==> inputs of trial 45 <==
## processing_fsm
module processing_fsm(clock, reset, start_signal, size, done, 
                            buf_0_write_en, buf_1_write_en, error_buf_write_en,
                            buf_0_w_data, buf_1_w_data, error_mem_w_data,
                            buf_0_r_data, buf_1_r_data, error_mem_r_data,
                            buf_0_addr, buf_1_addr, error_mem_addr, buf_sel);
    input clock;
    input reset;
    input start_signal;
    input size;
    output reg done;
    output reg buf_0_write_en;
    output reg buf_1_write_en;
    output error_buf_write_en; 
    output reg [7:0] buf_0_w_data;
    output reg [7:0] buf_1_w_data;
    output [15:0] error_mem_w_data; 
    input  [7:0] buf_0_r_data;
    input  [7:0] buf_1_r_data;
    input  [15:0] error_mem_r_data; 
    output reg [15:0] buf_0_addr;
    output reg [15:0] buf_1_addr;
    output reg [15:0] error_mem_addr; 
    output reg buf_sel;
    assign error_buf_write_en = 1'b0;
    assign error_mem_w_data = 16'b0;
    parameter PIXEL_OFFSET = 1'b1, LINE_OFFSET = 9'd256, LINE_MAX = 8'd239, PIXELS_PER_LINE = 9'd256;
    parameter MAX_ADDRESS = 18'd61439;
    parameter
        WAIT              = 5'b00000,
        LOAD_MID_ERR      = 5'b00001,
  ...
export LEC_CHECK = 0
export ABC_AREA = 1
export CAP_MARGIN = 20
export CORE_MARGIN = 2
export CORE_UTILIZATION = 72
export PLACE_DENSITY = 0.42
export SETUP_SLACK_MARGIN = 0.37
export SLEW_MARGIN = 20
export TNS_END_PERCENT = 20
create_clock -name core_clock -period 4.59 [get_ports {clock}]
run.sh (not shown) runs the stock make flow with config.mk's settings and CLKGATE_MAP_FILE=.
==> build 44: changes against trial 45 <==
==> flow/config.mk (replaced) <==
export PLATFORM = sky130hd
export DESIGN_NAME = processing_fsm
export DESIGN_NICKNAME = processing_fsm
export VERILOG_FILES = /design/flow/design.v
export SDC_FILE = /design/flow/constraint.sdc
export NUM_CORES = 4
export LEC_CHECK = 0
export CAP_MARGIN = 20
export CORE_MARGIN = 2
export CORE_UTILIZATION = 33
export GPL_TIMING_DRIVEN = 1
export MAX_ROUTING_LAYER = met5
export MIN_ROUTING_LAYER = met1
export PLACE_DENSITY_LB_ADDON = 0.19
export SETUP_SLACK_MARGIN = 0.09
export SLEW_MARGIN = 20
export TNS_END_PERCENT = 70
==> flow/constraint.sdc (replaced) <==
create_clock -name core_clock -period 6.49 [get_ports {clock}]
set_input_delay 1.2980 -clock core_clock [delete_from_list [all_inputs] [get_ports {clock}]]
set_output_delay 1.2980 -clock core_clock [all_outputs]
set_load 0.01 [all_outputs]
==> build 41: changes against trial 45 <==
==> flow/config.mk (replaced) <==
export PLATFORM = sky130hd
export DESIGN_NAME = processing_fsm
export DESIGN_NICKNAME = processing_fsm
export VERILOG_FILES = /design/flow/design.v
export SDC_FILE = /design/flow/constraint.sdc
export NUM_CORES = 4
export LEC_CHECK = 0
export CAP_MARGIN = 20
export CORE_MARGIN = 2
export CORE_UTILIZATION = 19
export CTS_CLUSTER_SIZE = 55
export SLEW_MARGIN = 20
==> flow/constraint.sdc (replaced) <==
create_clock -name core_clock -period 7.0 [get_ports {clock}]
set_input_delay 1.4000 -clock core_clock [delete_from_list [all_inputs] [get_ports {clock}]]
set_output_delay 1.4000 -clock core_clock [all_outputs]
set_load 0.01 [all_outputs]
==> build 47: changes against trial 45 <==
--- a/flow/config.mk
+++ b/flow/config.mk
@@ -6,10 +6,7 @@
 export NUM_CORES = 4
 export LEC_CHECK = 0
-export ABC_AREA = 1
 export CAP_MARGIN = 20
 export CORE_MARGIN = 2
 export CORE_UTILIZATION = 72
-export PLACE_DENSITY = 0.42
-export SETUP_SLACK_MARGIN = 0.37
+export PLACE_DENSITY = 0.79
 export SLEW_MARGIN = 20
-export TNS_END_PERCENT = 20
==> flow/constraint.sdc (replaced) <==
create_clock -name core_clock -period 4.33 [get_ports {clock}]
set_input_delay 0.8660 -clock core_clock [delete_from_list [all_inputs] [get_ports {clock}]]
set_output_delay 0.8660 -clock core_clock [all_outputs]
set_load 0.01 [all_outputs]
==> comparison <==
- Between build 41 and trial 45, the lower sequential share of layout area is in build 41 (gap 0.20 points).
- Build 44 ran to the end with no violations. Trial 45 completed with no timing, DRC or antenna violations. Build 47 completed and failed the layout checks on negative setup slack. Build 41 ran to the end with no violations.
- In flip-flop count, build 47 and build 44 do not differ.
- Of build 47 and build 44, build 44 has the higher routed wire length (gap 1.3%, measured against build 44).
- Area after synthesis is the same in build 44 and build 41.
==> figures <==
Antenna violations before repair: build 41 7; build 47 0; trial 45 5; build 44 1
Final critical-path setup slack: build 41 1.57 ns; build 47 -0.435 ns; trial 45 0.114 ns; build 44 1.07 ns
Clock buffer count in the final layout: build 41 49; build 47 35; trial 45 41; build 44 49
Required @ worst endpoint: build 41 7.44 ns; build 47 4.77 ns; trial 45 5.10 ns; build 44 6.93 ns
Number of vias in the routed layout: build 41 17,091; build 47 18,960; trial 45 22,947; build 44 17,191
Number of CTS-inserted buffers: build 41 35; build 47 29; trial 45 29; build 44 34
Setup slack of the most critical reg-to-reg path: build 41 1.57 ns; build 47 -0.43 ns; trial 45 0.11 ns; build 44 1.07 ns
Status: build 41 timing/DRC/antenna clean; build 47 failed layout checks; trial 45 timing/DRC/antenna clean; build 44 timing/DRC/antenna clean
Reasons for failing layout checks: build 41 -; build 47 negative setup slack; trial 45 -; build 44 -
